==> inputs of wip/xenon <==
## ALU
module ALU (
    input Clk,
    input Reset,
    input [7:0] operand_A, operand_B,
    input [3:0] Sel,
    output [7:0] Out,
    output [3:0] Flag);
Settings: LEC_CHECK=0, ABC_AREA=0, CAP_MARGIN=20, CORE_ASPECT_RATIO=0.74, CORE_MARGIN=2, CORE_UTILIZATION=72, CTS_CLUSTER_DIAMETER=175, CTS_CLUSTER_SIZE=96, SETUP_SLACK_MARGIN=-0.65, SLEW_MARGIN=20, TNS_END_PERCENT=5; clock period 7.41 ns.
run.sh (not shown) runs the stock make flow with config.mk's settings and CLKGATE_MAP_FILE=.
==> wip/amber (differences from wip/xenon) <==
==> flow/config.mk (replaced) <==
export PLATFORM = sky130hd
export DESIGN_NAME = ALU
export DESIGN_NICKNAME = ALU
export VERILOG_FILES = /design/flow/design.v
export SDC_FILE = /design/flow/constraint.sdc
export NUM_CORES = 4
export LEC_CHECK = 0
export CAP_MARGIN = 20
export CORE_MARGIN = 10
export CORE_UTILIZATION = 31
export SLEW_MARGIN = 20
export TNS_END_PERCENT = 15
==> flow/constraint.sdc (replaced) <==
create_clock -name core_clock -period 13.5 [get_ports {Clk}]
set_input_delay 2.7000 -clock core_clock [delete_from_list [all_inputs] [get_ports {Clk}]]
set_output_delay 2.7000 -clock core_clock [all_outputs]
set_load 0.01 [all_outputs]
==> wip/umber (differences from wip/xenon) <==
==> flow/config.mk (replaced) <==
export PLATFORM = sky130hd
export DESIGN_NAME = ALU
export DESIGN_NICKNAME = ALU
export VERILOG_FILES = /design/flow/design.v
export SDC_FILE = /design/flow/constraint.sdc
export NUM_CORES = 4
export LEC_CHECK = 0
export CAP_MARGIN = 20
export CELL_PAD_IN_SITES_GLOBAL_PLACEMENT = 0
export CORE_MARGIN = 2
export CORE_UTILIZATION = 42
export MIN_ROUTING_LAYER = met2
export SLEW_MARGIN = 40
==> flow/constraint.sdc (replaced) <==
create_clock -name core_clock -period 13.5 [get_ports {Clk}]
set_input_delay 2.7000 -clock core_clock [delete_from_list [all_inputs] [get_ports {Clk}]]
set_output_delay 2.7000 -clock core_clock [all_outputs]
set_load 0.01 [all_outputs]
==> comparison table <==
metric	wip/amber	wip/xenon	wip/umber
Outcome	complete, no violations	aborted with a tool error	complete, no violations
Last stage reached	-	5_1_grt	-
Setup-violating endpoint count in the final report	0	-	0
Endpoint arrival time on the critical path	13,020 ps	-	13,030 ps
Pre-CTS setup slack	-369.9 ps	-5063 ps	-110.9 ps
DRT antenna net count	0	-	0
Net switching component of the power	330.7 uW	-	360.4 uW
Diode insertion count for antenna repair	0	-	0
DPL Wire Length	17,830 um	20,820 um	17,860 um
Average wire per cell in the routed design	18.83 um	-	21.68 um
Tapcells inserted	275	-	211
Highest net fanout along the worst path	7	-	7
Fp util	31.42%	75.30%	43.16%
Worst Reg-to-Reg Cells	5	-	5
Sequential portion of the cell area	3.810%	-	3.928%
Clock-pin slew on the worst setup and hold paths	40 ps	-	40 ps
Highest Signal Layer	met4	-	met5
Signal buffers share of area	11.29%	-	9.689%
Synth-to-Final Area Change	19.68%	-	16.09%
Number of instances in the placed design	1,210	1,099	1,126
Cell occurring most often along the worst timing path	sky130_fd_sc_hd__ha_1	-	sky130_fd_sc_hd__ha_1
Power consumption	656.5 uW	-	678.2 uW
Capture point of the worst reg-to-reg path	Result[1]	-	FlagCpy[0]
Hold wc startpoint	FlagCpy[2]	-	FlagCpy[1]

---

==> inputs of fjord <==
==> flow/design.v <==
module ALU (
    input Clk,
    input Reset,
    input [7:0] operand_A, operand_B,
    input [3:0] Sel,
    output [7:0] Out,
    output [3:0] Flag);
    reg [7:0] Result;
    reg [3:0] FlagCpy;
    reg [7:0] nResult;
    reg [3:0] nFlag;
    reg [8:0] extendResult;
    reg [15:0] extendResult1;
    assign Out = Result;
    assign Flag = FlagCpy;
    always @(*)
    begin
        nResult = Result;
        nFlag = FlagCpy;
        extendResult = 9'd0;
        extendResult1 = 16'd0;
        case(Sel)
            4'h0:
                begin
                    extendResult = operand_A + operand_B;
                    if(extendResult >> 8 == 1)
                        nFlag = nFlag | 4'b0010;
                    else
                        nResult = extendResult[7:0];
                end
            4'h1:
                begin
                    if(operand_A < operand_B)
                        nFlag = nFlag | 4'b1000;
                    else
                        nResult = operand_A - operand_B;
                end
            4'h2:
                begin
                    extendResult1 = operand_A * operand_B;
                    if(extendResult1 >> 8 != 0)
                        nFlag = nFlag | 4'b0100;
                    else
                        nResult = operand_A * operand_B;
                    if(nResult == 0)
                        nFlag = nFlag | 4'b0001;
                end
            4'h3:
                begin
                    if(operand_A < operand_B)
                        nFlag = nFlag | 4'b1000;
                    else if(operand_B == 0)
                        nResult = 8'hFF;
                    else
                        nResult = operand_A / operand_B;
                    if(nResult == 0)
                        nFlag = nFlag | 4'b0001;
                end
            4'h4:
                begin
                extendResult1 = operand_A << operand_B;
                if(operand_B > 8 || (operand_A==1&&operand_B==8))
                    nFlag = nFlag | 4'b0010;
                else
                    begin
                    extendResult1 = operand_A << operand_B;
                    if(extendResult1 << 8 != 0)
                        nFlag = nFlag | 4'b0010;
                    else
                        nResult = operand_A << operand_B;
                    end
                if(nResult == 0)
                    nFlag = nFlag | 4'b0001;
                end
            4'h5:
                begin
                nResult = operand_A >> operand_B;
                if(nResult == 0)
                    nFlag = nFlag | 4'b0001;
                if(operand_B > 8 || (operand_B == 8 && operand_A==1) || (operand_B==7&&(operand_A == 2 || operand_A==3)) || operand_B==6&&(operand_A<=7&&operand_A>=4) || operand_B==5&&(operand_A<=15&&operand_A>=8) || operand_B==4&&(operand_A<=31&&operand_A>=16))
                    nFlag = nFlag | 4'b1000;
                end
            4'h6:
                begin
                nResult = operand_A & operand_B;
                if(nResult == 0)
                    nFlag = nFlag | 1;
                end
            4'h7:
                begin
                nResult = operand_A | operand_B;
                if(nResult == 0)
                    nFlag = nFlag | 1;
                end
            4'h8:
                begin
                nResult = operand_A ^ operand_B;
                if(nResult == 0)
                    nFlag = nFlag | 1;
                end
            4'h9:
                begin
                nResult = ~(operand_A ^ operand_B);
                if(nResult == 0)
                    nFlag = nFlag | 1;
                end
            4'hA:
                begin
                nResult = ~(operand_A & operand_B);
                if(nResult == 0)
                    nFlag = nFlag | 1;
                end
            4'hB:
                begin
                nResult = ~(operand_A | operand_B);
                if(nResult == 0)
                    nFlag = nFlag | 1;
                end
            default:
                nResult = 8'h00;
        endcase
    end
    always @(posedge Clk, posedge Reset)
    begin
        if(Reset) begin
            Result <= 8'h00;
            FlagCpy <= 4'b0000;
        end else begin
            Result <= nResult;
            FlagCpy <= nFlag;
        end
    end
endmodule
==> flow/run.sh <==
#!/bin/bash
# the make line also repeats each setting of config.mk as NAME=value (left out here)
make -C /OpenROAD-flow-scripts/flow DESIGN_CONFIG=/design/flow/config.mk WORK_HOME=/design/flow/orfs CLKGATE_MAP_FILE= finish
==> flow/config.mk <==
export PLATFORM = sky130hd
export DESIGN_NAME = ALU
export DESIGN_NICKNAME = ALU
export VERILOG_FILES = /design/flow/design.v
export SDC_FILE = /design/flow/constraint.sdc
export NUM_CORES = 4
export LEC_CHECK = 0
export CAP_MARGIN = 10
export CORE_MARGIN = 2
export CORE_UTILIZATION = 70
export CTS_CLUSTER_DIAMETER = 40
export CTS_CLUSTER_SIZE = 32
export GPL_TIMING_DRIVEN = 1
export HOLD_SLACK_MARGIN = -0.1
export MAX_ROUTING_LAYER = met4
export PLACE_DENSITY = 0.65
export SETUP_SLACK_MARGIN = 3.38
export SLEW_MARGIN = 20
export TNS_END_PERCENT = 80
==> flow/constraint.sdc <==
create_clock -name core_clock -period 11.8 [get_ports {Clk}]
set_input_delay 2.3600 -clock core_clock [delete_from_list [all_inputs] [get_ports {Clk}]]
set_output_delay 2.3600 -clock core_clock [all_outputs]
set_load 0.01 [all_outputs]
==> tundra (differences from fjord) <==
==> flow/config.mk (replaced) <==
export PLATFORM = sky130hd
export DESIGN_NAME = ALU
export DESIGN_NICKNAME = ALU
export VERILOG_FILES = /design/flow/design.v
export SDC_FILE = /design/flow/constraint.sdc
export NUM_CORES = 4
export LEC_CHECK = 0
export CAP_MARGIN = 10
export CORE_ASPECT_RATIO = 0.5
export CORE_MARGIN = 2
export CORE_UTILIZATION = 30
export GPL_ROUTABILITY_DRIVEN = 0
export GPL_TIMING_DRIVEN = 1
export HOLD_SLACK_MARGIN = 0.12
export MAX_ROUTING_LAYER = met5
export PLACE_DENSITY = 0.65
export SETUP_SLACK_MARGIN = -0.9
export SLEW_MARGIN = 20
export TNS_END_PERCENT = 20
==> flow/constraint.sdc (replaced) <==
create_clock -name core_clock -period 17.0 [get_ports {Clk}]
set_input_delay 3.4000 -clock core_clock [delete_from_list [all_inputs] [get_ports {Clk}]]
set_output_delay 3.4000 -clock core_clock [all_outputs]
set_load 0.01 [all_outputs]
==> xenon (differences from fjord) <==
==> flow/config.mk (replaced) <==
export PLATFORM = sky130hd
export DESIGN_NAME = ALU
export DESIGN_NICKNAME = ALU
export VERILOG_FILES = /design/flow/design.v
export SDC_FILE = /design/flow/constraint.sdc
export NUM_CORES = 4
export LEC_CHECK = 0
export ABC_AREA = 1
export CAP_MARGIN = 20
export CORE_MARGIN = 2
export CORE_UTILIZATION = 72
export CTS_CLUSTER_SIZE = 99
export SLEW_MARGIN = 20
==> flow/constraint.sdc (replaced) <==
create_clock -name core_clock -period 11.9 [get_ports {Clk}]
set_input_delay 2.3800 -clock core_clock [delete_from_list [all_inputs] [get_ports {Clk}]]
set_output_delay 2.3800 -clock core_clock [all_outputs]
set_load 0.01 [all_outputs]
==> summary of the runs <==
xenon produced a layout that fails on setup timing. fjord aborted during 5_1_grt (GRT-0232). tundra completed without violations.
Against fjord, the synthesized cell count of xenon is larger by about 34%.
Between xenon and tundra, the lower synthesized area is in tundra (gap 8.6%, measured against tundra).
In xenon the power is higher than in tundra, by about 60%.
In xenon the design area is higher than in tundra, by about 10%.
Of tundra and xenon, tundra has the higher clock skew (gap 0.0026 ns).
Of tundra and xenon, xenon has the higher sequential power (gap 31%, measured against xenon).
Worst hold slack: xenon is better than tundra (0.017 ns).
Power and IR drop assume default switching activity.
